==> design.v <==
`timescale 1ns / 1ps
module score(
	 score,
	 grid, ai, opponent, clk
    );
output [8:0] score;
input [83:0] grid;
input [6:0] ai;
input [6:0] opponent;
input clk;
reg [8:0] score_r;
assign score = score_r;
wire clk;
wire [2:0] aithrees;
wire aifour;
reg aivert;
wire aihoriz;
reg [3:0] aihoriz_r;
assign aihoriz = |aihoriz_r;
wire aidiagup;
reg [3:0] aidiagup_r;
assign aidiagup = |aidiagup_r;
wire aidiagdown;
reg [3:0] aidiagdown_r;
assign aidiagdown = |aidiagdown_r;
assign aifour = aivert | aihoriz | aidiagup | aidiagdown;
reg aivert3;
reg [2:0] aihoriz3_r;
reg [2:0] aidiagup3_r;
reg [2:0] aidiagdown3_r;
assign aithrees = aihoriz3_r[2] + aihoriz3_r[1] + aihoriz3_r[0] + aidiagup3_r[2] + aidiagup3_r[1] + aidiagup3_r[0] + aidiagdown3_r[2] + aidiagdown3_r[1] + aidiagdown3_r[0] + aivert3;
wire [2:0] opponentthrees;
wire opponentfour;
reg opponentvert;
wire opponenthoriz;
reg [3:0] opponenthoriz_r;
assign opponenthoriz = |opponenthoriz_r;
wire opponentdiagup;
reg [3:0] opponentdiagup_r;
assign opponentdiagup = |opponentdiagup_r;
wire opponentdiagdown;
reg [3:0] opponentdiagdown_r;
assign opponentdiagdown = |opponentdiagdown_r;
assign opponentfour = opponentvert | opponenthoriz | opponentdiagup | opponentdiagdown;
reg opponentvert3;
reg [2:0] opponenthoriz3_r;
reg [2:0] opponentdiagup3_r;
reg [2:0] opponentdiagdown3_r;
assign opponentthrees = opponenthoriz3_r[2] + opponenthoriz3_r[1] + opponenthoriz3_r[0] + opponentdiagup3_r[2] + opponentdiagup3_r[1] + opponentdiagup3_r[0] + opponentdiagdown3_r[2] + opponentdiagdown3_r[1] + opponentdiagdown3_r[0] + opponentvert3;
always @ (*)
  begin
    if(ai > 41)
	 begin
	   aivert = grid[ai + 1  - 1] & grid[ai + 1  - 15] & grid[ai + 1  - 29] & grid[ai + 1  - 43];
	 end
	 else
	 begin
	   aivert = 0;
	 end
	 if(ai == 83 || ai == 69 || ai == 55 || ai == 41 || ai == 27 || ai == 13)
	 begin
	   aihoriz_r[0] = grid[ai + 1  - 1] & grid[ai + 1  - 3] & grid[ai + 1  - 5] & grid[ai + 1  - 7];
	   aihoriz_r[3:1] = 0;
	 end
	 else if(ai == 81 || ai == 67 || ai == 53 || ai == 39 || ai == 25 || ai == 11)
	 begin
		aihoriz_r[0] = grid[ai + 1  - 1] & grid[ai + 1  - 3] & grid[ai + 1  - 5] & grid[ai + 1  - 7];
	   aihoriz_r[1] = grid[ai + 1  - 1] & grid[ai + 1  - 3] & grid[ai + 1  - 5] & grid[ai + 1  + 1];
      aihoriz_r[3:2] = 0;
    end
	 else if(ai == 79 || ai == 65 || ai == 51 || ai == 37 || ai == 23 || ai == 9)
	 begin
		aihoriz_r[0] = grid[ai + 1  - 1] & grid[ai + 1  - 3] & grid[ai + 1  - 5] & grid[ai + 1  - 7];
	   aihoriz_r[1] = grid[ai + 1  - 1] & grid[ai + 1  - 3] & grid[ai + 1  - 5] & grid[ai + 1  + 1];
      aihoriz_r[2] = grid[ai + 1  - 1] & grid[ai + 1  - 3] & grid[ai + 1  + 3] & grid[ai + 1  + 1];
		aihoriz_r[3] = 0;
    end
	 else if(ai == 77 || ai == 63 || ai == 49 || ai == 35 || ai == 21 || ai == 7)
	 begin
		aihoriz_r[0] = grid[ai + 1  - 1] & grid[ai + 1  - 3] & grid[ai + 1  - 5] & grid[ai + 1  - 7];
	   aihoriz_r[1] = grid[ai + 1  - 1] & grid[ai + 1  - 3] & grid[ai + 1  - 5] & grid[ai + 1  + 1];
      aihoriz_r[2] = grid[ai + 1  - 1] & grid[ai + 1  - 3] & grid[ai + 1  + 3] & grid[ai + 1  + 1];
		aihoriz_r[3] = grid[ai + 1  - 1] & grid[ai + 1  + 5] & grid[ai + 1  + 3] & grid[ai + 1  + 1];
    end
	 else if(ai == 75 || ai == 61 || ai == 47 || ai == 33 || ai == 19 || ai == 5)
    begin
		aihoriz_r[0] = 0;
	   aihoriz_r[1] = grid[ai + 1  - 1] & grid[ai + 1  - 3] & grid[ai + 1  - 5] & grid[ai + 1  + 1];
      aihoriz_r[2] = grid[ai + 1  - 1] & grid[ai + 1  - 3] & grid[ai + 1  + 3] & grid[ai + 1  + 1];
		aihoriz_r[3] = grid[ai + 1  - 1] & grid[ai + 1  + 5] & grid[ai + 1  + 3] & grid[ai + 1  + 1];
    end
	 else if(ai == 73 || ai == 59 || ai == 45 || ai == 31 || ai == 17 || ai == 3)
	 begin
		aihoriz_r[1:0] = 0;     
	   aihoriz_r[2] = grid[ai + 1  - 1] & grid[ai + 1  - 3] & grid[ai + 1  + 3] & grid[ai + 1  + 1];
		aihoriz_r[3] = grid[ai + 1  - 1] & grid[ai + 1  + 5] & grid[ai + 1  + 3] & grid[ai + 1  + 1];
    end
	 else if(ai == 71 || ai == 57 || ai == 43 || ai == 29 || ai == 15 || ai == 1)
	 begin  
		aihoriz_r[2:0] = 0;
		aihoriz_r[3] = grid[ai + 1  - 1] & grid[ai + 1  + 5] & grid[ai + 1  + 3] & grid[ai + 1  + 1];
    end
	 else
	 begin
	   aihoriz_r = 0;
	 end
	 if(ai == 77 || ai == 75|| ai == 73 || ai == 71 || ai == 57 || ai == 43)
	 begin
	   aidiagup_r[0] = grid[ai + 1  - 1] & grid[ai + 1  - 13] & grid[ai + 1  - 25] & grid[ai + 1  - 37];
	   aidiagup_r[3:1] = 0;
	 end
	 else if(ai == 63 || ai == 61 || ai == 59 || ai == 45)
	 begin
	   aidiagup_r[0] = grid[ai + 1  - 1] & grid[ai + 1  - 13] & grid[ai + 1  - 25] & grid[ai + 1  - 37];
	   aidiagup_r[1] = grid[ai + 1  - 1] & grid[ai + 1  - 13] & grid[ai + 1  - 25] & grid[ai + 1  + 11];
      aidiagup_r[3:2] = 0;
    end
	 else if(ai == 49 || ai == 47)
	 begin
	   aidiagup_r[0] = grid[ai + 1  - 1] & grid[ai + 1  - 13] & grid[ai + 1  - 25] & grid[ai + 1  - 37];
	   aidiagup_r[1] = grid[ai + 1  - 1] & grid[ai + 1  - 13] & grid[ai + 1  - 25] & grid[ai + 1  + 11];
      aidiagup_r[2] = grid[ai + 1  - 1] & grid[ai + 1  - 13] & grid[ai + 1  + 23] & grid[ai + 1  + 11];
      aidiagup_r[3] = 0;
	 end
	 else if(ai == 13 || ai == 11 || ai == 9 || ai == 7 || ai == 27 || ai == 41)
	 begin
		aidiagup_r[0] = 0;
	   aidiagup_r[1] = 0;
      aidiagup_r[2] = 0;
      aidiagup_r[3] = grid[ai + 1  - 1] & grid[ai + 1  + 35] & grid[ai + 1  + 23] & grid[ai + 1  + 11];
	 end
	 else if(ai == 25 || ai == 23 || ai == 21 || ai == 39)
	 begin
	   aidiagup_r[0] = 0;
	   aidiagup_r[1] = 0;
      aidiagup_r[2] = grid[ai + 1  - 1] & grid[ai + 1  - 13] & grid[ai + 1  + 23] & grid[ai + 1  + 11];
      aidiagup_r[3] = grid[ai + 1  - 1] & grid[ai + 1  + 35] & grid[ai + 1  + 23] & grid[ai + 1  + 11];
	 end
	 else if(ai == 37 || ai == 35)
	 begin
	   aidiagup_r[0] = 0;
	   aidiagup_r[1] = grid[ai + 1  - 1] & grid[ai + 1  - 13] & grid[ai + 1  - 25] & grid[ai + 1  + 11];
      aidiagup_r[2] = grid[ai + 1  - 1] & grid[ai + 1  - 13] & grid[ai + 1  + 23] & grid[ai + 1  + 11];
      aidiagup_r[3] = grid[ai + 1  - 1] & grid[ai + 1  + 35] & grid[ai + 1  + 23] & grid[ai + 1  + 11];
	 end
	 else if(ai == 51 || ai == 33)
	 begin
	   aidiagup_r[0] = 0;
	   aidiagup_r[1] = grid[ai + 1  - 1] & grid[ai + 1  - 13] & grid[ai + 1  - 25] & grid[ai + 1  + 11];
      aidiagup_r[2] = grid[ai + 1  - 1] & grid[ai + 1  - 13] & grid[ai + 1  + 23] & grid[ai + 1  + 11];
      aidiagup_r[3] = 0;
	 end
	 else if(ai == 19 || ai == 53)
	 begin
	   aidiagup_r[0] = 0;
	   aidiagup_r[1] = 0;
      aidiagup_r[2] = grid[ai + 1  - 1] & grid[ai + 1  - 13] & grid[ai + 1  + 23] & grid[ai + 1  + 11];
      aidiagup_r[3] = 0;
	 end
	 else if(ai == 65 || ai == 31)
	 begin
	   aidiagup_r[0] = 0;
	   aidiagup_r[1] = grid[ai + 1  - 1] & grid[ai + 1  - 13] & grid[ai + 1  - 25] & grid[ai + 1  + 11];
      aidiagup_r[2] = 0;
      aidiagup_r[3] = 0;    
	 end
	 else
	 begin
	   aidiagup_r = 0;
	 end
	 if(ai == 7 || ai == 5 || ai == 3 || ai == 1 || ai == 15 || ai == 29)
	 begin
	   aidiagdown_r[0] = grid[ai + 1  - 1] & grid[ai + 1  + 15] & grid[ai + 1  + 31] & grid[ai + 1  + 47];
	   aidiagdown_r[3:1] = 0;
	 end
	 else if(ai == 21 || ai == 19 || ai == 17 || ai == 31)
	 begin
      aidiagdown_r[0] = grid[ai + 1  - 1] & grid[ai + 1  + 15] & grid[ai + 1  + 31] & grid[ai + 1  + 47];
	   aidiagdown_r[1] = grid[ai + 1  - 1] & grid[ai + 1  + 15] & grid[ai + 1  + 31] & grid[ai + 1  - 17];
      aidiagdown_r[3:2] = 0;
    end
	 else if(ai == 35 || ai == 33)
	 begin
	   aidiagdown_r[0] = grid[ai + 1  - 1] & grid[ai + 1  + 15] & grid[ai + 1  + 31] & grid[ai + 1  + 47];
	   aidiagdown_r[1] = grid[ai + 1  - 1] & grid[ai + 1  + 15] & grid[ai + 1  + 31] & grid[ai + 1  - 17];
      aidiagdown_r[2] = grid[ai + 1  - 1] & grid[ai + 1  + 15] & grid[ai + 1  - 33] & grid[ai + 1  - 17];
	   aidiagdown_r[3] = 0;
	 end
	 else if(ai == 83 || ai == 81 || ai == 79 || ai == 77 || ai == 69 || ai == 55)
	 begin
		aidiagdown_r[0] = 0;
	   aidiagdown_r[1] = 0;
      aidiagdown_r[2] = 0;
      aidiagdown_r[3] = grid[ai + 1  - 1] & grid[ai + 1  - 49] & grid[ai + 1  - 33] & grid[ai + 1  - 17];
    end
	 else if(ai == 67 || ai == 65 || ai == 63 || ai == 53)
	 begin
	   aidiagdown_r[0] = 0;
	   aidiagdown_r[1] = 0;
      aidiagdown_r[2] = grid[ai + 1  - 1] & grid[ai + 1  + 15] & grid[ai + 1  - 33] & grid[ai + 1  - 17];
	   aidiagdown_r[3] = grid[ai + 1  - 1] & grid[ai + 1  - 49] & grid[ai + 1  - 33] & grid[ai + 1  - 17];
	 end
	 else if(ai == 51 || ai == 49)
	 begin
	   aidiagdown_r[0] = 0;
      aidiagdown_r[1] = grid[ai + 1  - 1] & grid[ai + 1  + 15] & grid[ai + 1  + 31] & grid[ai + 1  - 17];
      aidiagdown_r[2] = grid[ai + 1  - 1] & grid[ai + 1  + 15] & grid[ai + 1  - 33] & grid[ai + 1  - 17];
      aidiagdown_r[3] = grid[ai + 1  - 1] & grid[ai + 1  - 49] & grid[ai + 1  - 33] & grid[ai + 1  - 17];
	 end
	 else if(ai == 37 || ai == 47)
	 begin
	   aidiagdown_r[0] = 0;
      aidiagdown_r[1] = grid[ai + 1  - 1] & grid[ai + 1  + 15] & grid[ai + 1  + 31] & grid[ai + 1  - 17];
      aidiagdown_r[2] = grid[ai + 1  - 1] & grid[ai + 1  + 15] & grid[ai + 1  - 33] & grid[ai + 1  - 17];
      aidiagdown_r[3] = 0;
	 end
	 else if(ai == 61 || ai == 39)
	 begin
	   aidiagdown_r[0] = 0;
	   aidiagdown_r[1] = 0;
      aidiagdown_r[2] = grid[ai + 1  - 1] & grid[ai + 1  + 15] & grid[ai + 1  - 33] & grid[ai + 1  - 17];
      aidiagdown_r[3] = 0;
	 end
	 else if(ai == 23 || ai == 45)
	 begin
	   aidiagdown_r[0] = 0;
      aidiagdown_r[1] = grid[ai + 1  - 1] & grid[ai + 1  + 15] & grid[ai + 1  + 31] & grid[ai + 1  - 17];
      aidiagdown_r[2] = 0;
      aidiagdown_r[3] = 0;    
	 end
	 else
	 begin
	   aidiagdown_r = 0;
	 end
    if(ai > 27)
	 begin
	   aivert3 = grid[ai + 1  - 1] & grid[ai + 1  - 15] & grid[ai + 1  - 29];
	 end
	 else
	 begin
	   aivert3 = 0;
	 end
	 if(ai == 83 || ai == 69 || ai == 55 || ai == 41 || ai == 27 || ai == 13)
	 begin
	   aihoriz3_r[0] = grid[ai + 1  - 1] & grid[ai + 1  - 3] & grid[ai + 1  - 5];
	   aihoriz3_r[2:1] = 0;
	 end
	 else if(ai == 81 || ai == 67 || ai == 53 || ai == 39 || ai == 25 || ai == 11)
	 begin
		aihoriz3_r[0] = grid[ai + 1  - 1] & grid[ai + 1  - 3] & grid[ai + 1  - 5];
	   aihoriz3_r[1] = grid[ai + 1  - 1] & grid[ai + 1  - 3] & grid[ai + 1  + 1];
      aihoriz3_r[2] = 0;
    end
	 else if(ai == 79 || ai == 65 || ai == 51 || ai == 37 || ai == 23 || ai == 9 || ai == 77 || ai == 63 || ai == 49 || ai == 35 || ai == 21 || ai == 7 || ai == 75 || ai == 61 || ai == 47 || ai == 33 || ai == 19 || ai == 5)
	 begin
		aihoriz3_r[0] = grid[ai + 1  - 1] & grid[ai + 1  - 3] & grid[ai + 1  - 5];
	   aihoriz3_r[1] = grid[ai + 1  - 1] & grid[ai + 1  - 3] & grid[ai + 1  + 1];
      aihoriz3_r[2] = grid[ai + 1  - 1] & grid[ai + 1  + 3] & grid[ai + 1  + 1];
    end
	 else if(ai == 73 || ai == 59 || ai == 45 || ai == 31 || ai == 17 || ai == 3)
	 begin
		aihoriz3_r[0] = 0;     
	   aihoriz3_r[1] = grid[ai + 1  - 1] & grid[ai + 1  - 3] & grid[ai + 1  + 1];
      aihoriz3_r[2] = grid[ai + 1  - 1] & grid[ai + 1  + 3] & grid[ai + 1  + 1];
    end
	 else if(ai == 71 || ai == 57 || ai == 43 || ai == 29 || ai == 15 || ai == 1)
	 begin  
		aihoriz3_r[1:0] = 0;
		aihoriz3_r[2] = grid[ai + 1  - 1] & grid[ai + 1  + 3] & grid[ai + 1  + 1];
    end
	 else
	 begin
	   aihoriz3_r = 0;
	 end
	 if(ai == 79 || ai == 77 || ai == 75|| ai == 73 || ai == 71 || ai == 57 || ai == 43 || ai == 29)
	 begin
	   aidiagup3_r[0] = grid[ai + 1  - 1] & grid[ai + 1  - 13] & grid[ai + 1  - 25];
	   aidiagup3_r[2:1] = 0;
	 end
	 else if(ai == 65 || ai == 63 || ai == 61 || ai == 59 || ai == 45 || ai == 31)
	 begin
	   aidiagup3_r[0] = grid[ai + 1  - 1] & grid[ai + 1  - 13] & grid[ai + 1  - 25];
	   aidiagup3_r[1] = grid[ai + 1  - 1] & grid[ai + 1  - 13] & grid[ai + 1  + 11];
      aidiagup3_r[2] = 0;
    end
	 else if(ai == 51 || ai == 49 || ai == 47 || ai == 37 || ai == 35 || ai == 33)
	 begin
	   aidiagup3_r[0] = grid[ai + 1  - 1] & grid[ai + 1  - 13] & grid[ai + 1  - 25];
	   aidiagup3_r[1] = grid[ai + 1  - 1] & grid[ai + 1  - 13] & grid[ai + 1  + 11];
      aidiagup3_r[2] = grid[ai + 1  - 1] & grid[ai + 1  + 23] & grid[ai + 1  + 11];
	 end
	 else if(ai == 13 || ai == 11 || ai == 9 || ai == 7 || ai == 5 || ai == 27 || ai == 41 || ai == 55)
	 begin
		aidiagup3_r[0] = 0;
	   aidiagup3_r[1] = 0;
      aidiagup3_r[2] = grid[ai + 1  - 1] & grid[ai + 1  + 23] & grid[ai + 1  + 11];
	 end
	 else if(ai == 25 || ai == 23 || ai == 21 || ai == 19 || ai == 39 ||ai == 53)
	 begin
	   aidiagup3_r[0] = 0;
	   aidiagup3_r[1] = grid[ai + 1  - 1] & grid[ai + 1  - 13] & grid[ai + 1  + 11];
      aidiagup3_r[2] = grid[ai + 1  - 1] & grid[ai + 1  + 23] & grid[ai + 1  + 11];
	 end
	 else if(ai == 17 || ai == 67)
	 begin
	   aidiagup3_r[0] = 0;
	   aidiagup3_r[1] = grid[ai + 1  - 1] & grid[ai + 1  - 13] & grid[ai + 1  + 11];
      aidiagup3_r[2] = 0;
	 end
	 else
	 begin
	   aidiagup3_r = 0;
	 end
	 if(ai == 9 || ai == 7 || ai == 5|| ai == 3 || ai == 1 || ai == 15 || ai == 29 || ai == 43)
	 begin
	 	aidiagdown3_r[0] = grid[ai + 1  - 1] & grid[ai + 1  + 15] & grid[ai + 1  + 31];
	   aidiagdown3_r[2:1] = 0;
	 end
	 else if(ai == 23 || ai == 21 || ai == 19 || ai == 17 || ai == 31 || ai == 45)
	 begin
	 	aidiagdown3_r[0] = grid[ai + 1  - 1] & grid[ai + 1  + 15] & grid[ai + 1  + 31];
	   aidiagdown3_r[1] = grid[ai + 1  - 1] & grid[ai + 1  + 15] & grid[ai + 1  - 17];
      aidiagdown3_r[2] = 0;
    end
	 else if(ai == 51 || ai == 49 || ai == 47 || ai == 37 || ai == 35 || ai == 33)
	 begin
	 	aidiagdown3_r[0] = grid[ai + 1  - 1] & grid[ai + 1  + 15] & grid[ai + 1  + 31];
	   aidiagdown3_r[1] = grid[ai + 1  - 1] & grid[ai + 1  + 15] & grid[ai + 1  - 17];
      aidiagdown3_r[2] = grid[ai + 1  - 1] & grid[ai + 1  - 33] & grid[ai + 1  - 17];
	 end
	 else if(ai == 83 || ai == 81 || ai == 79 || ai == 77 || ai == 75 || ai == 69 || ai == 55 || ai == 41)
	 begin
		aidiagdown3_r[0] = 0;
	   aidiagdown3_r[1] = 0;
      aidiagdown3_r[2] = grid[ai + 1  - 1] & grid[ai + 1  - 33] & grid[ai + 1  - 17];
	 end
	 else if(ai == 67 || ai == 65 || ai == 63 || ai == 61 || ai == 53 ||ai == 39)
	 begin
	   aidiagdown3_r[0] = 0;
	   aidiagdown3_r[1] = grid[ai + 1  - 1] & grid[ai + 1  + 15] & grid[ai + 1  - 17];
      aidiagdown3_r[2] = grid[ai + 1  - 1] & grid[ai + 1  - 33] & grid[ai + 1  - 17];
	 end
	 else if(ai == 59 || ai == 25)
	 begin
	   aidiagdown3_r[0] = 0;
	   aidiagdown3_r[1] = grid[ai + 1  - 1] & grid[ai + 1  + 15] & grid[ai + 1  - 17];
      aidiagdown3_r[2] = 0;
	 end
	 else
	 begin
	   aidiagdown3_r = 0;
	 end
    if(opponent + 1 > 41)
	 begin
	   opponentvert = grid[opponent + 1 - 1] & grid[opponent + 1 - 15] & grid[opponent + 1 - 29] & grid[opponent + 1 - 43];
	 end
	 else
	 begin
	   opponentvert = 0;
	 end
	 if(opponent + 1 == 83 || opponent + 1 == 69 || opponent + 1 == 55 || opponent + 1 == 41 || opponent + 1 == 27 || opponent + 1 == 13)
	 begin
	   opponenthoriz_r[0] = grid[opponent + 1 - 1] & grid[opponent + 1 - 3] & grid[opponent + 1 - 5] & grid[opponent + 1 - 7];
	   opponenthoriz_r[3:1] = 0;
	 end
	 else if(opponent + 1 == 81 || opponent + 1 == 67 || opponent + 1 == 53 || opponent + 1 == 39 || opponent + 1 == 25 || opponent + 1 == 11)
	 begin
		opponenthoriz_r[0] = grid[opponent + 1 - 1] & grid[opponent + 1 - 3] & grid[opponent + 1 - 5] & grid[opponent + 1 - 7];
	   opponenthoriz_r[1] = grid[opponent + 1 - 1] & grid[opponent + 1 - 3] & grid[opponent + 1 - 5] & grid[opponent + 1 + 1];
      opponenthoriz_r[3:2] = 0;
    end
	 else if(opponent + 1 == 79 || opponent + 1 == 65 || opponent + 1 == 51 || opponent + 1 == 37 || opponent + 1 == 23 || opponent + 1 == 9)
	 begin
		opponenthoriz_r[0] = grid[opponent + 1 - 1] & grid[opponent + 1 - 3] & grid[opponent + 1 - 5] & grid[opponent + 1 - 7];
	   opponenthoriz_r[1] = grid[opponent + 1 - 1] & grid[opponent + 1 - 3] & grid[opponent + 1 - 5] & grid[opponent + 1 + 1];
      opponenthoriz_r[2] = grid[opponent + 1 - 1] & grid[opponent + 1 - 3] & grid[opponent + 1 + 3] & grid[opponent + 1 + 1];
		opponenthoriz_r[3] = 0;
    end
	 else if(opponent + 1 == 77 || opponent + 1 == 63 || opponent + 1 == 49 || opponent + 1 == 35 || opponent + 1 == 21 || opponent + 1 == 7)
	 begin
		opponenthoriz_r[0] = grid[opponent + 1 - 1] & grid[opponent + 1 - 3] & grid[opponent + 1 - 5] & grid[opponent + 1 - 7];
	   opponenthoriz_r[1] = grid[opponent + 1 - 1] & grid[opponent + 1 - 3] & grid[opponent + 1 - 5] & grid[opponent + 1 + 1];
      opponenthoriz_r[2] = grid[opponent + 1 - 1] & grid[opponent + 1 - 3] & grid[opponent + 1 + 3] & grid[opponent + 1 + 1];
		opponenthoriz_r[3] = grid[opponent + 1 - 1] & grid[opponent + 1 + 5] & grid[opponent + 1 + 3] & grid[opponent + 1 + 1];
    end
	 else if(opponent + 1 == 75 || opponent + 1 == 61 || opponent + 1 == 47 || opponent + 1 == 33 || opponent + 1 == 19 || opponent + 1 == 5)
    begin
		opponenthoriz_r[0] = 0;
	   opponenthoriz_r[1] = grid[opponent + 1 - 1] & grid[opponent + 1 - 3] & grid[opponent + 1 - 5] & grid[opponent + 1 + 1];
      opponenthoriz_r[2] = grid[opponent + 1 - 1] & grid[opponent + 1 - 3] & grid[opponent + 1 + 3] & grid[opponent + 1 + 1];
		opponenthoriz_r[3] = grid[opponent + 1 - 1] & grid[opponent + 1 + 5] & grid[opponent + 1 + 3] & grid[opponent + 1 + 1];
    end
	 else if(opponent + 1 == 73 || opponent + 1 == 59 || opponent + 1 == 45 || opponent + 1 == 31 || opponent + 1 == 17 || opponent + 1 == 3)
	 begin
		opponenthoriz_r[1:0] = 0;     
	   opponenthoriz_r[2] = grid[opponent + 1 - 1] & grid[opponent + 1 - 3] & grid[opponent + 1 + 3] & grid[opponent + 1 + 1];
		opponenthoriz_r[3] = grid[opponent + 1 - 1] & grid[opponent + 1 + 5] & grid[opponent + 1 + 3] & grid[opponent + 1 + 1];
    end
	 else if(opponent + 1 == 71 || opponent + 1 == 57 || opponent + 1 == 43 || opponent + 1 == 29 || opponent + 1 == 15 || opponent + 1 == 1)
	 begin  
		opponenthoriz_r[2:0] = 0;
		opponenthoriz_r[3] = grid[opponent + 1 - 1] & grid[opponent + 1 + 5] & grid[opponent + 1 + 3] & grid[opponent + 1 + 1];
    end
	 else
	 begin
	   opponenthoriz_r = 0;
	 end
	 if(opponent + 1 == 77 || opponent + 1 == 75|| opponent + 1 == 73 || opponent + 1 == 71 || opponent + 1 == 57 || opponent + 1 == 43)
	 begin
	   opponentdiagup_r[0] = grid[opponent + 1 - 1] & grid[opponent + 1 - 13] & grid[opponent + 1 - 25] & grid[opponent + 1 - 37];
	   opponentdiagup_r[3:1] = 0;
	 end
	 else if(opponent + 1 == 63 || opponent + 1 == 61 || opponent + 1 == 59 || opponent + 1 == 45)
	 begin
	   opponentdiagup_r[0] = grid[opponent + 1 - 1] & grid[opponent + 1 - 13] & grid[opponent + 1 - 25] & grid[opponent + 1 - 37];
	   opponentdiagup_r[1] = grid[opponent + 1 - 1] & grid[opponent + 1 - 13] & grid[opponent + 1 - 25] & grid[opponent + 1 + 11];
      opponentdiagup_r[3:2] = 0;
    end
	 else if(opponent + 1 == 49 || opponent + 1 == 47)
	 begin
	   opponentdiagup_r[0] = grid[opponent + 1 - 1] & grid[opponent + 1 - 13] & grid[opponent + 1 - 25] & grid[opponent + 1 - 37];
	   opponentdiagup_r[1] = grid[opponent + 1 - 1] & grid[opponent + 1 - 13] & grid[opponent + 1 - 25] & grid[opponent + 1 + 11];
      opponentdiagup_r[2] = grid[opponent + 1 - 1] & grid[opponent + 1 - 13] & grid[opponent + 1 + 23] & grid[opponent + 1 + 11];
      opponentdiagup_r[3] = 0;
	 end
	 else if(opponent + 1 == 13 || opponent + 1 == 11 || opponent + 1 == 9 || opponent + 1 == 7 || opponent + 1 == 27 || opponent + 1 == 41)
	 begin
		opponentdiagup_r[0] = 0;
	   opponentdiagup_r[1] = 0;
      opponentdiagup_r[2] = 0;
      opponentdiagup_r[3] = grid[opponent + 1 - 1] & grid[opponent + 1 + 35] & grid[opponent + 1 + 23] & grid[opponent + 1 + 11];
	 end
	 else if(opponent + 1 == 25 || opponent + 1 == 23 || opponent + 1 == 21 || opponent + 1 == 39)
	 begin
	   opponentdiagup_r[0] = 0;
	   opponentdiagup_r[1] = 0;
      opponentdiagup_r[2] = grid[opponent + 1 - 1] & grid[opponent + 1 - 13] & grid[opponent + 1 + 23] & grid[opponent + 1 + 11];
      opponentdiagup_r[3] = grid[opponent + 1 - 1] & grid[opponent + 1 + 35] & grid[opponent + 1 + 23] & grid[opponent + 1 + 11];
	 end
	 else if(opponent + 1 == 37 || opponent + 1 == 35)
	 begin
	   opponentdiagup_r[0] = 0;
	   opponentdiagup_r[1] = grid[opponent + 1 - 1] & grid[opponent + 1 - 13] & grid[opponent + 1 - 25] & grid[opponent + 1 + 11];
      opponentdiagup_r[2] = grid[opponent + 1 - 1] & grid[opponent + 1 - 13] & grid[opponent + 1 + 23] & grid[opponent + 1 + 11];
      opponentdiagup_r[3] = grid[opponent + 1 - 1] & grid[opponent + 1 + 35] & grid[opponent + 1 + 23] & grid[opponent + 1 + 11];
	 end
	 else if(opponent + 1 == 51 || opponent + 1 == 33)
	 begin
	   opponentdiagup_r[0] = 0;
	   opponentdiagup_r[1] = grid[opponent + 1 - 1] & grid[opponent + 1 - 13] & grid[opponent + 1 - 25] & grid[opponent + 1 + 11];
      opponentdiagup_r[2] = grid[opponent + 1 - 1] & grid[opponent + 1 - 13] & grid[opponent + 1 + 23] & grid[opponent + 1 + 11];
      opponentdiagup_r[3] = 0;
	 end
	 else if(opponent + 1 == 19 || opponent + 1 == 53)
	 begin
	   opponentdiagup_r[0] = 0;
	   opponentdiagup_r[1] = 0;
      opponentdiagup_r[2] = grid[opponent + 1 - 1] & grid[opponent + 1 - 13] & grid[opponent + 1 + 23] & grid[opponent + 1 + 11];
      opponentdiagup_r[3] = 0;
	 end
	 else if(opponent + 1 == 65 || opponent + 1 == 31)
	 begin
	   opponentdiagup_r[0] = 0;
	   opponentdiagup_r[1] = grid[opponent + 1 - 1] & grid[opponent + 1 - 13] & grid[opponent + 1 - 25] & grid[opponent + 1 + 11];
      opponentdiagup_r[2] = 0;
      opponentdiagup_r[3] = 0;    
	 end
	 else
	 begin
	   opponentdiagup_r = 0;
	 end
	 if(opponent + 1 == 7 || opponent + 1 == 5 || opponent + 1 == 3 || opponent + 1 == 1 || opponent + 1 == 15 || opponent + 1 == 29)
	 begin
	   opponentdiagdown_r[0] = grid[opponent + 1 - 1] & grid[opponent + 1 + 15] & grid[opponent + 1 + 31] & grid[opponent + 1 + 47];
	   opponentdiagdown_r[3:1] = 0;
	 end
	 else if(opponent + 1 == 21 || opponent + 1 == 19 || opponent + 1 == 17 || opponent + 1 == 31)
	 begin
      opponentdiagdown_r[0] = grid[opponent + 1 - 1] & grid[opponent + 1 + 15] & grid[opponent + 1 + 31] & grid[opponent + 1 + 47];
	   opponentdiagdown_r[1] = grid[opponent + 1 - 1] & grid[opponent + 1 + 15] & grid[opponent + 1 + 31] & grid[opponent + 1 - 17];
      opponentdiagdown_r[3:2] = 0;
    end
	 else if(opponent + 1 == 35 || opponent + 1 == 33)
	 begin
	   opponentdiagdown_r[0] = grid[opponent + 1 - 1] & grid[opponent + 1 + 15] & grid[opponent + 1 + 31] & grid[opponent + 1 + 47];
	   opponentdiagdown_r[1] = grid[opponent + 1 - 1] & grid[opponent + 1 + 15] & grid[opponent + 1 + 31] & grid[opponent + 1 - 17];
      opponentdiagdown_r[2] = grid[opponent + 1 - 1] & grid[opponent + 1 + 15] & grid[opponent + 1 - 33] & grid[opponent + 1 - 17];
	   opponentdiagdown_r[3] = 0;
	 end
	 else if(opponent + 1 == 83 || opponent + 1 == 81 || opponent + 1 == 79 || opponent + 1 == 77 || opponent + 1 == 69 || opponent + 1 == 55)
	 begin
		opponentdiagdown_r[0] = 0;
	   opponentdiagdown_r[1] = 0;
      opponentdiagdown_r[2] = 0;
      opponentdiagdown_r[3] = grid[opponent + 1 - 1] & grid[opponent + 1 - 49] & grid[opponent + 1 - 33] & grid[opponent + 1 - 17];
    end
	 else if(opponent + 1 == 67 || opponent + 1 == 65 || opponent + 1 == 63 || opponent + 1 == 53)
	 begin
	   opponentdiagdown_r[0] = 0;
	   opponentdiagdown_r[1] = 0;
      opponentdiagdown_r[2] = grid[opponent + 1 - 1] & grid[opponent + 1 + 15] & grid[opponent + 1 - 33] & grid[opponent + 1 - 17];
	   opponentdiagdown_r[3] = grid[opponent + 1 - 1] & grid[opponent + 1 - 49] & grid[opponent + 1 - 33] & grid[opponent + 1 - 17];
	 end
	 else if(opponent + 1 == 51 || opponent + 1 == 49)
	 begin
	   opponentdiagdown_r[0] = 0;
      opponentdiagdown_r[1] = grid[opponent + 1 - 1] & grid[opponent + 1 + 15] & grid[opponent + 1 + 31] & grid[opponent + 1 - 17];
      opponentdiagdown_r[2] = grid[opponent + 1 - 1] & grid[opponent + 1 + 15] & grid[opponent + 1 - 33] & grid[opponent + 1 - 17];
      opponentdiagdown_r[3] = grid[opponent + 1 - 1] & grid[opponent + 1 - 49] & grid[opponent + 1 - 33] & grid[opponent + 1 - 17];
	 end
	 else if(opponent + 1 == 37 || opponent + 1 == 47)
	 begin
	   opponentdiagdown_r[0] = 0;
      opponentdiagdown_r[1] = grid[opponent + 1 - 1] & grid[opponent + 1 + 15] & grid[opponent + 1 + 31] & grid[opponent + 1 - 17];
      opponentdiagdown_r[2] = grid[opponent + 1 - 1] & grid[opponent + 1 + 15] & grid[opponent + 1 - 33] & grid[opponent + 1 - 17];
      opponentdiagdown_r[3] = 0;
	 end
	 else if(opponent + 1 == 61 || opponent + 1 == 39)
	 begin
	   opponentdiagdown_r[0] = 0;
	   opponentdiagdown_r[1] = 0;
      opponentdiagdown_r[2] = grid[opponent + 1 - 1] & grid[opponent + 1 + 15] & grid[opponent + 1 - 33] & grid[opponent + 1 - 17];
      opponentdiagdown_r[3] = 0;
	 end
	 else if(opponent + 1 == 23 || opponent + 1 == 45)
	 begin
	   opponentdiagdown_r[0] = 0;
      opponentdiagdown_r[1] = grid[opponent + 1 - 1] & grid[opponent + 1 + 15] & grid[opponent + 1 + 31] & grid[opponent + 1 - 17];
      opponentdiagdown_r[2] = 0;
      opponentdiagdown_r[3] = 0;    
	 end
	 else
	 begin
	   opponentdiagdown_r = 0;
	 end
    if(opponent + 1 > 27)
	 begin
	   opponentvert3 = grid[opponent + 1 - 1] & grid[opponent + 1 - 15] & grid[opponent + 1 - 29];
	 end
	 else
	 begin
	   opponentvert3 = 0;
	 end
	 if(opponent + 1 == 83 || opponent + 1 == 69 || opponent + 1 == 55 || opponent + 1 == 41 || opponent + 1 == 27 || opponent + 1 == 13)
	 begin
	   opponenthoriz3_r[0] = grid[opponent + 1 - 1] & grid[opponent + 1 - 3] & grid[opponent + 1 - 5];
	   opponenthoriz3_r[2:1] = 0;
	 end
	 else if(opponent + 1 == 81 || opponent + 1 == 67 || opponent + 1 == 53 || opponent + 1 == 39 || opponent + 1 == 25 || opponent + 1 == 11)
	 begin
		opponenthoriz3_r[0] = grid[opponent + 1 - 1] & grid[opponent + 1 - 3] & grid[opponent + 1 - 5];
	   opponenthoriz3_r[1] = grid[opponent + 1 - 1] & grid[opponent + 1 - 3] & grid[opponent + 1 + 1];
      opponenthoriz3_r[2] = 0;
    end
	 else if(opponent + 1 == 79 || opponent + 1 == 65 || opponent + 1 == 51 || opponent + 1 == 37 || opponent + 1 == 23 || opponent + 1 == 9 || opponent + 1 == 77 || opponent + 1 == 63 || opponent + 1 == 49 || opponent + 1 == 35 || opponent + 1 == 21 || opponent + 1 == 7 || opponent + 1 == 75 || opponent + 1 == 61 || opponent + 1 == 47 || opponent + 1 == 33 || opponent + 1 == 19 || opponent + 1 == 5)
	 begin
		opponenthoriz3_r[0] = grid[opponent + 1 - 1] & grid[opponent + 1 - 3] & grid[opponent + 1 - 5];
	   opponenthoriz3_r[1] = grid[opponent + 1 - 1] & grid[opponent + 1 - 3] & grid[opponent + 1 + 1];
      opponenthoriz3_r[2] = grid[opponent + 1 - 1] & grid[opponent + 1 + 3] & grid[opponent + 1 + 1];
    end
	 else if(opponent + 1 == 73 || opponent + 1 == 59 || opponent + 1 == 45 || opponent + 1 == 31 || opponent + 1 == 17 || opponent + 1 == 3)
	 begin
		opponenthoriz3_r[0] = 0;     
	   opponenthoriz3_r[1] = grid[opponent + 1 - 1] & grid[opponent + 1 - 3] & grid[opponent + 1 + 1];
      opponenthoriz3_r[2] = grid[opponent + 1 - 1] & grid[opponent + 1 + 3] & grid[opponent + 1 + 1];
    end
	 else if(opponent + 1 == 71 || opponent + 1 == 57 || opponent + 1 == 43 || opponent + 1 == 29 || opponent + 1 == 15 || opponent + 1 == 1)
	 begin  
		opponenthoriz3_r[1:0] = 0;
		opponenthoriz3_r[2] = grid[opponent + 1 - 1] & grid[opponent + 1 + 3] & grid[opponent + 1 + 1];
    end
	 else
	 begin
	   opponenthoriz3_r = 0;
	 end
	 if(opponent + 1 == 79 || opponent + 1 == 77 || opponent + 1 == 75|| opponent + 1 == 73 || opponent + 1 == 71 || opponent + 1 == 57 || opponent + 1 == 43 || opponent + 1 == 29)
	 begin
	   opponentdiagup3_r[0] = grid[opponent + 1 - 1] & grid[opponent + 1 - 13] & grid[opponent + 1 - 25];
	   opponentdiagup3_r[2:1] = 0;
	 end
	 else if(opponent + 1 == 65 || opponent + 1 == 63 || opponent + 1 == 61 || opponent + 1 == 59 || opponent + 1 == 45 || opponent + 1 == 31)
	 begin
	   opponentdiagup3_r[0] = grid[opponent + 1 - 1] & grid[opponent + 1 - 13] & grid[opponent + 1 - 25];
	   opponentdiagup3_r[1] = grid[opponent + 1 - 1] & grid[opponent + 1 - 13] & grid[opponent + 1 + 11];
      opponentdiagup3_r[2] = 0;
    end
	 else if(opponent + 1 == 51 || opponent + 1 == 49 || opponent + 1 == 47 || opponent + 1 == 37 || opponent + 1 == 35 || opponent + 1 == 33)
	 begin
	   opponentdiagup3_r[0] = grid[opponent + 1 - 1] & grid[opponent + 1 - 13] & grid[opponent + 1 - 25];
	   opponentdiagup3_r[1] = grid[opponent + 1 - 1] & grid[opponent + 1 - 13] & grid[opponent + 1 + 11];
      opponentdiagup3_r[2] = grid[opponent + 1 - 1] & grid[opponent + 1 + 23] & grid[opponent + 1 + 11];
	 end
	 else if(opponent + 1 == 13 || opponent + 1 == 11 || opponent + 1 == 9 || opponent + 1 == 7 || opponent + 1 == 5 || opponent + 1 == 27 || opponent + 1 == 41 || opponent + 1 == 55)
	 begin
		opponentdiagup3_r[0] = 0;
	   opponentdiagup3_r[1] = 0;
      opponentdiagup3_r[2] = grid[opponent + 1 - 1] & grid[opponent + 1 + 23] & grid[opponent + 1 + 11];
	 end
	 else if(opponent + 1 == 25 || opponent + 1 == 23 || opponent + 1 == 21 || opponent + 1 == 19 || opponent + 1 == 39 ||opponent + 1 == 53)
	 begin
	   opponentdiagup3_r[0] = 0;
	   opponentdiagup3_r[1] = grid[opponent + 1 - 1] & grid[opponent + 1 - 13] & grid[opponent + 1 + 11];
      opponentdiagup3_r[2] = grid[opponent + 1 - 1] & grid[opponent + 1 + 23] & grid[opponent + 1 + 11];
	 end
	 else if(opponent + 1 == 17 || opponent + 1 == 67)
	 begin
	   opponentdiagup3_r[0] = 0;
	   opponentdiagup3_r[1] = grid[opponent + 1 - 1] & grid[opponent + 1 - 13] & grid[opponent + 1 + 11];
      opponentdiagup3_r[2] = 0;
	 end
	 else
	 begin
	   opponentdiagup3_r = 0;
	 end
	 if(opponent + 1 == 9 || opponent + 1 == 7 || opponent + 1 == 5|| opponent + 1 == 3 || opponent + 1 == 1 || opponent + 1 == 15 || opponent + 1 == 29 || opponent + 1 == 43)
	 begin
	 	opponentdiagdown3_r[0] = grid[opponent + 1 - 1] & grid[opponent + 1 + 15] & grid[opponent + 1 + 31];
	   opponentdiagdown3_r[2:1] = 0;
	 end
	 else if(opponent + 1 == 23 || opponent + 1 == 21 || opponent + 1 == 19 || opponent + 1 == 17 || opponent + 1 == 31 || opponent + 1 == 45)
	 begin
	 	opponentdiagdown3_r[0] = grid[opponent + 1 - 1] & grid[opponent + 1 + 15] & grid[opponent + 1 + 31];
	   opponentdiagdown3_r[1] = grid[opponent + 1 - 1] & grid[opponent + 1 + 15] & grid[opponent + 1 - 17];
      opponentdiagdown3_r[2] = 0;
    end
	 else if(opponent + 1 == 51 || opponent + 1 == 49 || opponent + 1 == 47 || opponent + 1 == 37 || opponent + 1 == 35 || opponent + 1 == 33)
	 begin
	 	opponentdiagdown3_r[0] = grid[opponent + 1 - 1] & grid[opponent + 1 + 15] & grid[opponent + 1 + 31];
	   opponentdiagdown3_r[1] = grid[opponent + 1 - 1] & grid[opponent + 1 + 15] & grid[opponent + 1 - 17];
      opponentdiagdown3_r[2] = grid[opponent + 1 - 1] & grid[opponent + 1 - 33] & grid[opponent + 1 - 17];
	 end
	 else if(opponent + 1 == 83 || opponent + 1 == 81 || opponent + 1 == 79 || opponent + 1 == 77 || opponent + 1 == 75 || opponent + 1 == 69 || opponent + 1 == 55 || opponent + 1 == 41)
	 begin
		opponentdiagdown3_r[0] = 0;
	   opponentdiagdown3_r[1] = 0;
      opponentdiagdown3_r[2] = grid[opponent + 1 - 1] & grid[opponent + 1 - 33] & grid[opponent + 1 - 17];
	 end
	 else if(opponent + 1 == 67 || opponent + 1 == 65 || opponent + 1 == 63 || opponent + 1 == 61 || opponent + 1 == 53 ||opponent + 1 == 39)
	 begin
	   opponentdiagdown3_r[0] = 0;
	   opponentdiagdown3_r[1] = grid[opponent + 1 - 1] & grid[opponent + 1 + 15] & grid[opponent + 1 - 17];
      opponentdiagdown3_r[2] = grid[opponent + 1 - 1] & grid[opponent + 1 - 33] & grid[opponent + 1 - 17];
	 end
	 else if(opponent + 1 == 59 || opponent + 1 == 25)
	 begin
	   opponentdiagdown3_r[0] = 0;
	   opponentdiagdown3_r[1] = grid[opponent + 1 - 1] & grid[opponent + 1 + 15] & grid[opponent + 1 - 17];
      opponentdiagdown3_r[2] = 0;
	 end
	 else
	 begin
	   opponentdiagdown3_r = 0;
	 end
	 if(aifour)
	 begin
	   score_r = 9'b111111111;
	 end
	 else if(opponentfour)
	 begin
	   score_r = 0;
	 end
	 else
	 begin
	   if (ai % 14 > 7)
		begin
		  score_r = (200 + 10 * aithrees - 10 * opponentthrees + 14 - (ai % 14))% 512;
		end
		else
	   begin
		  score_r = (200 + 10 * aithrees - 10 * opponentthrees + ai % 14) % 512;
		end   
	 end
  end
endmodule
`timescale 1ns / 1ps
module minimax(
   opt, move,
   grid, column_counts, player, sw, clk
);
input [83:0] grid;
input [20:0] column_counts;
input player;
input sw;
input clk;
output [6:0] opt;
output move;
reg [83:0] grid_copy;
reg [83:0] grid_copy_2;
reg aimoved;
reg opponentmoved;
reg [6:0] ai;
reg [6:0] opponent;
reg [2:0] index;
reg move_r;
assign move = move_r;
reg initial_score;
reg [6:0] count;  
reg [2:0] column;
reg [6:0] opt_r;
assign opt = opt_r;
wire [8:0] optscore;
reg [8:0] optscore_r;
assign optscore = optscore_r;
wire [8:0] score;
wire [8:0] curscore;
reg [8:0] curscore_r;
assign curscore = curscore_r;
score score_(
   .score (score),
   .grid (grid_copy_2), .ai (ai), .opponent (opponent), .clk (clk)
    );
always @(posedge clk)
begin
  if (player == 0 || !sw)
  begin
    count = 0;
    move_r = 0;
    optscore_r = 0;
    opt_r = 1;
	 curscore_r = 0;
  end
  else if (count == 105)
  begin
    if(curscore >= optscore && aimoved)
    begin
      opt_r = ai;
      optscore_r = curscore_r;
    end
    move_r = 1;
    count = (count + 1) % 128;
  end
  else if (count > 105)
  begin
    move_r = 0;
  end
  else if (count % 15 == 0)
  begin
    if(count == 0)
    begin
      optscore_r = 0;
    end
    else if(curscore >= optscore && aimoved)
    begin
      opt_r = ai;
      optscore_r = curscore_r;
    end
	 initial_score = 1;
    if(column_counts[(count / 15)*3 + 2-:3] < 6)
    begin
	   column = (count / 15) % 8;
      grid_copy = grid;
      grid_copy[13 - (count / 15)*2 + column_counts[(count / 15)*3 + 2-:3] * 14-:2] = 2'b10;
      aimoved = 1;
      ai = (13 - (count / 15)*2 + column_counts[(count / 15)*3 + 2-:3] * 14) % 128;
    end
    else
    begin
      grid_copy = grid;
      aimoved = 0;
      ai = 1;
		column = 0;
    end
    count = (count + 1) % 128;
  end
  else if ((count % 15) % 2 == 1)
  begin
    if(aimoved)
	   begin
      if(column_counts[(((count % 15) - 1)/2)* 3 +2-:3] < 6 && (((count % 15) - 1)/2) != column)
      begin
        grid_copy_2 = grid_copy;
        grid_copy_2[14 - (count % 15) + column_counts[(((count % 15) - 1)/2)* 3 + 2-:3] * 14-:2] = 2'b01;
        opponentmoved = 1;
        opponent = (13 - (count % 15) + column_counts[(((count % 15) - 1)/2)* 3 + 2-:3] * 14)% 128;
      end
	   else if (ai < 70 && (((count % 15) - 1)/2) == column)
	   begin
	     grid_copy_2 = grid_copy;
        grid_copy_2[ai + 14-:2] = 2'b01;
        opponentmoved = 1;
        opponent = (ai + 13)% 128;
	   end
      else
      begin
        grid_copy_2 = grid_copy;
        opponentmoved = 0;
        opponent = 0;
      end
	 end
	 else
	 begin
	   grid_copy_2 = grid_copy;
      opponentmoved = 0;
      opponent = 0;
	 end
    count = (count + 1) % 128;
  end
  else
  begin
    if ((score < curscore || initial_score) && aimoved && opponentmoved)
    begin
      curscore_r = score;
		initial_score = 0;
    end
    count = (count + 1) % 128;
  end
end
endmodule
==> run.sh <==
#!/bin/bash
# the make line also repeats each setting of config.mk as NAME=value (left out here)
make -C /OpenROAD-flow-scripts/flow DESIGN_CONFIG=/design/flow/config.mk WORK_HOME=/design/flow/orfs CLKGATE_MAP_FILE= finish
==> config.mk <==
export PLATFORM = sky130hd
export DESIGN_NAME = minimax
export DESIGN_NICKNAME = minimax
export VERILOG_FILES = /design/flow/design.v
export SDC_FILE = /design/flow/constraint.sdc
export NUM_CORES = 4
export LEC_CHECK = 0
export CAP_MARGIN = 20
export CORE_MARGIN = 2
export CORE_UTILIZATION = 40
export HOLD_SLACK_MARGIN = 0.08
export SLEW_MARGIN = 40
==> constraint.sdc <==
create_clock -name core_clock -period 11.0 [get_ports {clk}]
set_input_delay 2.2000 -clock core_clock [delete_from_list [all_inputs] [get_ports {clk}]]
set_output_delay 2.2000 -clock core_clock [all_outputs]
set_load 0.01 [all_outputs]
==> results of run 1 <==
==> through the flow <==
stage	hold slack, ps	setup slack [ps]	setup TNS (ps)	std cells	area (sq um)
CTS	490.3	0.1661	0	4812	34590
global placement	465.7	159.4	0	4769	33770
detailed placement	475.7	17.02	0	4769	33800
global route	514.3	-201.4	-2454	4844	35590
finish	487.0	297.7	0	4844	35590
floorplan	448.0	-16.02	-16.02	3570	29800
==> routing by layer <==
layer / global-route usage (%) / vias up / routed length, um
met4: 12.18 / 0 / 5365
met1: 40.66 / 14614 / 48520
li1: - / 14099 / -
met5: 0 / - / 0
met2: 45.82 / 1619 / 51160
met3: 3.367 / 316 / 9263
==> cell type report <==
class / count / area (sq um)
Clock buffer: 26 / 586.8
Tap cell: 959 / 1200
Timing Repair Buffer: 499 / 4239
Fill cell: 6867 / 37370
Inverter: 155 / 586.8
Sequential cell: 219 / 6260
Multi-Input combinational cell: 2970 / 22550
Clock inverter: 16 / 163.9
==> repair_timing <==
item / in CTS / in global routing
setup endpoints to repair: 8 / 95
resized: 5 / 173
setup buffers: 1 / 28
pin swaps: 1 / 54
cloned: 0 / 4
==> run notes, run 1 <==
fresh numbers from the pnr run: status=finished clean, worst-margin pin slew=839.5 ps, Power Clock=0.800 mW, Worst path depth=approximately 47, Cell Rows=99, first-pass GRT wire length=172900 um, fmax=0.09344 GHz, Die Size=75990 sq um, CP top delay family=adder cells, Worst EP arrival=between 10000 and 15000 ps, CTS clk-pin slew, worst paths=70 ps, yosys stat cell total=~3600, hold crit path type=reg -> reg, area leader, netlist=edfxtp_1, minimum clock period=about 11000 ps, final core occ=approximately 49%, yosys simple share=20.46%, wire per inst=23.60 um, type of the worst setup path=reg -> reg, TritonCTS Buffers=23, endpoint type of the worst setup path=flip-flop, Vias=30648, post-synthesis register bit count=219, worst r2r src=ai[1], Pwr top=combinational logic, Clk pwr share=16.1%, Final Hold Fails=0, TritonCTS Sinks=219, xor/xnor share=roughly 5.3%, Yosys top cell area share=19.02%, Leakage=13.44 nW, clock buffer depth=3, core area=72960 sq um, Startpoint Class=flip-flop, hpwl dp=~91000 um, floorplan net count=around 3800, Yosys cell types=~110, Yosys Chip Area=29520 sq um, Sw Ratio=45.60%, synth warn=2, Commonest flop=edfxtp_1, tool warnings=around 70, global placement routability congestion=1.024, CTS tree=done, relative slew slack=43.61%, fp util=40.46%, CP startpoint=ai[1], grt ovf=0, Combinational Power=3.21 mW, Post-Synthesis Cells=approximately 3600, Worst EP required=11470 ps, # DRC=0, worst hold endpoint=optscore_r[7], Seq pwr share=19.3%, die height=roughly 280 um, Max-Cap Viols=0, worst-case reg-to-reg path depth=between 40 and 50, Die W=275.7 um, P_int=2.701 mW, Nets=between 4000 and 5000, crit path max fanout=17, IO Port Bufs=114, DRT Pass-1 Iters=8, final max-slew violation count=0, Area growth, synth to finish=20.55%, Root Buffer=clkbuf_16, CP Buf/Inv Count=10, Post-synth top cells=339 x nand2_1, 327 x nor2_1, 262 x o21ai_0, reg-to-reg setup timing slack=about 300 ps, largest net degree at the start of global routing=85, drt initial violations=3546, Post-Syn Area=29520 sq um, Setup crit end=curscore_r[0], pwr dens=139.5 nW/um^2, clock skew=between 20 and 30 ps, P_sw=~2.3 mW, Hold Crit Depth=2, aoi share=24.48%, clk latency late pin=between 500 and 600 ps, I/O pin count=between 100 and 150, worst hold start=optscore_r[7], crit-path max cell delay=550 ps, worst-case vdd ir drop=157.1 uV, number of diodes=0, Mean Syn Cell Area=8.269 sq um, Top logic family=AND-OR/OR-AND gates, EDFF count, synth=187, via/cell ratio=around 6.3, RSZ-0062 raised after global routing=yes, combinational share of power=64.6%, Async SR Flop Fraction=0%, Adder Share, Synth=7.595%, Synth area leaders=edfxtp_1 19%, mux4_2 7.3%, ha_1 5.9%, initial antenna violation count=0, H-tree levels=1, CTS hold repair buffers=0, Final setup viols=0, final period utilization=97.29%, GRT Total Usage=29.18%, Critical Path Slowest Stage Cell=fa_1, most common cell in the netlist=nand2_1, Seq. pwr=between 0.9 and 1 mW, Crit path top cell by count=ha_1, vias in the first global route=28350, Power Total=4.965 mW, Synth Seq Share=21.19%, wirelength, routed=roughly 110000 um, Mux cell area share=about 15%, Reg2Reg Capture Point=curscore_r[0], number of routed nets with antenna violations=0
==> inputs of run 2 (changes only) <==
Settings changed: ABC_AREA from default to 1, CORE_UTILIZATION 40 to 54, CTS_CLUSTER_SIZE from default to 56, HOLD_SLACK_MARGIN 0.08 to default, MIN_ROUTING_LAYER from default to met1, PLACE_DENSITY_LB_ADDON from default to 0.24, SETUP_SLACK_MARGIN from default to 0.14, SLEW_MARGIN 40 to 20, TNS_END_PERCENT from default to 5.
Clock period 11.0 ns to 8.16 ns, I/O delays scaled along.
==> run notes, run 2 <==
fresh numbers from the pnr run: P_sw=5.171 mW (+130%), reg-to-reg setup timing slack=-2420 ps (-2720 ps), Power Clock=1.04 mW (+30%), vias in the first global route=34543 (+22%), worst hold start=optscore_r[3], Adder Share, Synth=7.902% (+0.31 points), synth warn=2 (unchanged), wire per inst=19.19 um (-19%), final cell count without fillers=6457 (+33%), worst-case vdd ir drop=430.9 uV (+170%), Worst EP arrival=10840 ps (-330 ps), Synth area leaders=edfxtp_1 20%, nand2_1 16%, o21ai_0 9.1%, worst hold endpoint=optscore_r[3], Leakage=19.64 nW (+46%), H-tree levels=1 (unchanged), Yosys cell types=73 (-36%), TritonCTS Buffers=22 (-4.3%), Nets=6034 (+46%), relative slew slack=36.87% (-6.7 points), number of routed nets with antenna violations=0 (unchanged), Combinational Power=8.17 mW (+150%), Post-Syn Area=28250 sq um (-4.3%), drt initial violations=5054 (+43%), worst r2r src=count[5], Yosys top cell area share=19.88% (+0.86 points), Final Cell Area=41030 sq um (+15%), Seq pwr share=12.5% (-6.8 points), setup TNS=-262470 ps (-262470 ps), Max-Cap Viols=0 (unchanged), Setup crit end=grid_copy_2[59], core area=51510 sq um (-29%), TritonCTS Sinks=219 (unchanged), placed inst area=38010 sq um (+12%), Reg2Reg Capture Point=grid_copy_2[59], Hold Crit Depth=2 (unchanged), xor/xnor share=3.588% (-1.8 points), clk latency late pin=540 ps (-20 ps), Synth Seq Share=22.15% (+0.95 points), floorplan net count=4891 (+27%), combinational share of power=77.6% (+13 points), Yosys Chip Area=28250 sq um (-4.3%), CTS tree=done, minimum clock period=10580 ps (-122.4 ps), Pwr top=combinational logic, worst-case reg-to-reg path depth=71 (+51%), final hold slack=464.6 ps (-22.39 ps), IO Port Bufs=114 (unchanged), CP top delay family=simple AND/OR/NAND/NOR gates, Cell Rows=83 (-16%), fmax=0.09452 GHz (+1.2%), hpwl dp=90920 um (+0.34%), area leader, netlist=edfxtp_1, Vias=38071 (+24%), clock buffer depth=3 (unchanged), Commonest flop=edfxtp_1, grt ovf=0 (unchanged), RSZ-0062 raised after global routing=yes, Worst EP required=8420 ps (-3050 ps), Die Size=54150 sq um (-29%), CP startpoint=count[5], Worst path depth=71 (+51%), final period utilization=129.7% (+32 points), Final Hold Fails=0 (unchanged), Power Total=10.53 mW (+110%), EDFF count, synth=187 (unchanged), CTS hold repair buffers=0 (unchanged), # DRC=0 (unchanged), CP Buf/Inv Count=16 (+6), number of diodes=0 (unchanged), status=finished with violations, aoi share=20.69% (-3.8 points), Sw Ratio=49.13% (+3.5 points), yosys simple share=34.07% (+14 points), CTS clk-pin slew, worst paths=70 ps (about the same), Mean Syn Cell Area=6.115 sq um (-26%), Placed Cells=6295 (+32%), final core occ=79.65% (+31 points), Clk pwr share=9.9% (-6.2 points), tool warnings=71 (+1.4%), Seq. pwr=1.31 mW (+37%), Top logic family=simple AND/OR/NAND/NOR gates, type of the worst setup path=reg -> reg, Post-synth top cells=1181 x nand2_1, 592 x inv_1, 558 x nor2_1, final max-slew violation count=0 (unchanged), clock skew=16.29 ps (-10.06 ps), wirelength, routed=123900 um (+8.4%), DRT Pass-1 Iters=7 (-1), Die W=232.7 um (-16%), largest net degree at the start of global routing=70 (-18%), Startpoint Class=flip-flop, Mux cell area share=0.6068% (-15 points), post-synthesis register bit count=219 (unchanged), Failing Checks=negative setup slack, Final setup viols=181 (+181), worst slack at placement=-2464 ps (-2481 ps), pwr dens=256.6 nW/um^2 (+84%), fp util=54.84% (+14 points), worst-margin pin slew=937.0 ps (+97.54 ps), hold crit path type=reg -> reg, Post-Synthesis Cells=4619 (+29%), Async SR Flop Fraction=0% (unchanged), endpoint type of the worst setup path=flip-flop, crit path max fanout=10 (-7), yosys stat cell total=4619 (+29%), first-pass GRT wire length=184500 um (+6.7%), Critical Path Slowest Stage Cell=fa_1, Root Buffer=clkbuf_16, PnR worst setup slack=-2420 ps (-2718 ps), I/O pin count=116 (unchanged), global placement routability congestion=1.070 (+4.4%), crit-path max cell delay=530 ps (-20 ps), initial antenna violation count=3 (+3), GRT Total Usage=43.02% (+14 points), via/cell ratio=5.896 (-6.8%), Crit path top cell by count=nand2_1, Area growth, synth to finish=45.24%, die height=232.7 um (-16%), P_int=5.355 mW (+98%), most common cell in the netlist=nand2_1
[run 2: timing repair]
action | 4_1_cts | 5_1_grt
gates cloned | 2 | 0
gates resized | 212 | 172
hold endpoints to repair | 0 | 0
endpoints found under the setup margin | 181 | 181
setup buffers | 107 | 14
pin swaps | 97 | 78
[run 2: layout make-up]
| cell class | count | area, sq um |
|---|---|---|
| Clock inverter | 15 | 145.1 |
| Inverter | 629 | 2400 |
| Multi-Input combinational cell | 3599 | 20520 |
| Tap cell | 680 | 850.8 |
| Timing Repair Buffer | 1291 | 10270 |
| Sequential cell | 219 | 6260 |
| Clock buffer | 24 | 579.3 |
| Fill cell | 3687 | 10480 |
[run 2: layer usage]
metal  global-route usage [%]  routed length [um]
met5                        0                  50
met3                    7.488               13220
met4                    23.53                9323
met1                    53.83               46770
met2                    70.37               54550
==> inputs of run 3 (changes only) <==
Settings changed: ABC_AREA 1 to 0, CELL_PAD_IN_SITES_DETAIL_PLACEMENT from default to 0, CELL_PAD_IN_SITES_GLOBAL_PLACEMENT from default to 0, CORE_ASPECT_RATIO from default to 1.13, CORE_UTILIZATION 54 to 52, CTS_CLUSTER_DIAMETER from default to 136, CTS_CLUSTER_SIZE 56 to default, GPL_TIMING_DRIVEN from default to 1, HOLD_SLACK_MARGIN from default to 0.28, MIN_ROUTING_LAYER met1 to default, PLACE_DENSITY_LB_ADDON 0.24 to default, SETUP_SLACK_MARGIN 0.14 to default, SLEW_MARGIN 20 to 25, TNS_END_PERCENT 5 to default.
Clock period 8.16 ns to 8.7 ns, I/O delays scaled along.
==> run notes, run 3 <==
fresh numbers from the pnr run: status=finished with violations, Failing Checks=negative setup slack, Post-synth top cells=339 x nand2_1, 327 x nor2_1, 262 x o21ai_0, aoi share=24.48% (+3.8 points), endpoint type of the worst setup path=flip-flop, worst hold start=optscore_r[6], worst r2r src=count[5], Final Hold Fails=0 (unchanged), wire per inst=26.71 um (+39%), Power Clock=0.962 mW (-7%), tool warnings=73 (+2.8%), Cell Rows=92 (+11%), fmax=0.09337 GHz (-1.2%), I/O pin count=116 (unchanged), Yosys top cell area share=19.02% (-0.86 points), xor/xnor share=5.349% (+1.8 points), fp util=52.77% (-2.1 points), vias in the first global route=35473 (+2.7%), PnR worst setup slack=-2010 ps (+410.1 ps), Root Buffer=clkbuf_16, final max-slew violation count=0 (unchanged), yosys simple share=20.46% (-14 points), synth warn=2 (unchanged), post-synthesis register bit count=219 (unchanged), Yosys Chip Area=29520 sq um (+4.5%), # DRC=0 (unchanged), die height=257.3 um (+11%), type of the worst setup path=reg -> reg, global placement routability congestion=1.127 (+5.4%), hpwl dp=102100 um (+12%), DRT Pass-1 Iters=7 (unchanged), worst-case vdd ir drop=293.9 uV (-32%), Sw Ratio=46.77% (-2.4 points), Nets=4899 (-19%), relative slew slack=32.74% (-4.1 points), Leakage=17.86 nW (-9.0%), Pwr top=combinational logic, clock skew=20.36 ps (+4.076 ps), Critical Path Slowest Stage Cell=fa_1, Seq. pwr=1.21 mW (-8%), Die W=228.1 um (-2.0%), CTS clk-pin slew, worst paths=60 ps (about the same), core area=55940 sq um (+8.6%), final period utilization=123.1% (-6.6 points), worst slack at placement=-2148 ps (+316.3 ps), Synth area leaders=edfxtp_1 19%, mux4_2 7.3%, ha_1 5.9%, Mean Syn Cell Area=8.269 sq um (+35%), Mux cell area share=15.27% (+15 points), minimum clock period=10710 ps (+129.9 ps), final core occ=78.66% (-0.99 points), largest net degree at the start of global routing=83 (+19%), first-pass GRT wire length=200700 um (+8.7%), hold crit path type=reg -> reg, number of routed nets with antenna violations=0 (unchanged), TritonCTS Buffers=22 (unchanged), Post-Synthesis Cells=3570 (-23%), Clk pwr share=10.8% (+0.9 points), IO Port Bufs=114 (unchanged), Power Total=8.890 mW (-16%), worst-case reg-to-reg path depth=59 (-17%), Yosys cell types=114 (+56%), Post-Syn Area=29520 sq um (+4.5%), Synth Seq Share=21.19% (-0.95 points), GRT Total Usage=43.21% (+0.18 points), P_int=4.732 mW (-12%), Area growth, synth to finish=49.07%, Top logic family=AND-OR/OR-AND gates, H-tree levels=1 (unchanged), worst hold endpoint=optscore_r[6], setup TNS=-208530 ps (+53940 ps), Startpoint Class=flip-flop, Final setup viols=181 (unchanged), CP top delay family=AND-OR/OR-AND gates, most common cell in the netlist=nand2_1, combinational share of power=75.6% (-2.0 points), wirelength, routed=144100 um (+16%), P_sw=4.158 mW (-20%), Hold Crit Depth=2 (unchanged), Worst EP arrival=11080 ps (+240 ps), EDFF count, synth=187 (unchanged), via/cell ratio=6.872 (+17%), crit path max fanout=7 (-3), initial antenna violation count=3 (unchanged), Crit path top cell by count=ha_4, floorplan net count=3842 (-21%), Combinational Power=6.72 mW (-18%), CTS tree=done, reg-to-reg setup timing slack=-2010 ps (+410 ps), Worst path depth=59 (-17%), drt initial violations=5623 (+11%), RSZ-0062 raised after global routing=yes, worst-margin pin slew=1009 ps (+71.83 ps), Commonest flop=edfxtp_1, TritonCTS Sinks=219 (unchanged), CP Buf/Inv Count=12 (-4), clk latency late pin=550 ps (about the same), Reg2Reg Capture Point=grid_copy_2[37], Die Size=58690 sq um (+8.4%), Adder Share, Synth=7.595% (-0.31 points), Seq pwr share=13.6% (+1.1 points), clock buffer depth=3 (unchanged), yosys stat cell total=3570 (-23%), CP startpoint=count[5], grt ovf=0 (unchanged), Async SR Flop Fraction=0% (unchanged), Setup crit end=grid_copy_2[37], Max-Cap Viols=0 (unchanged), pwr dens=202.0 nW/um^2 (-21%), Worst EP required=9070 ps (+650 ps), crit-path max cell delay=570 ps (+40 ps), Vias=37087 (-2.6%), area leader, netlist=edfxtp_1
## run 3: timing repair
item                                    CTS  global route
hold buffers                              0             0
endpoints found under the setup margin  179           182
setup buffers                            69            72
pin swaps                               159           212
resized                                 261           358
cloned                                    2             0
## run 3: cell type report
cell class | count | area, sq um
Clock buffer | 25 | 561.8
Antenna cell | 2 | 5.005
Sequential cell | 219 | 6261
Inverter | 155 | 611.8
Timing Repair Buffer | 1259 | 10340
Multi-Input combinational cell | 2970 | 25130
Fill cell | 3474 | 11940
Clock inverter | 15 | 152.6
Tap cell | 752 | 940.9
## run 3: metal layers
metal	global-route usage (%)	up-vias	wire length [um]
met1	51.39	17367	49260
met2	71.47	3025	64870
met5	0	-	14
met4	29.32	2	14350
met3	7.746	1053	15640
li1	-	15640	-
## run 3: through the flow
step | std cells | hold WS (ps) | instance area (sq um)
after floorplan | 3570 | 448.0 | 30990
after global placement | 5225 | 463.7 | 39540
after detailed placement | 5226 | 474.3 | 39540
after CTS | 5332 | 488.5 | 41940
after global routing | 5395 | 498.5 | 44000
final | 5397 | 494.2 | 44000
No activity file was given, so power comes from the tool's default toggle rates.
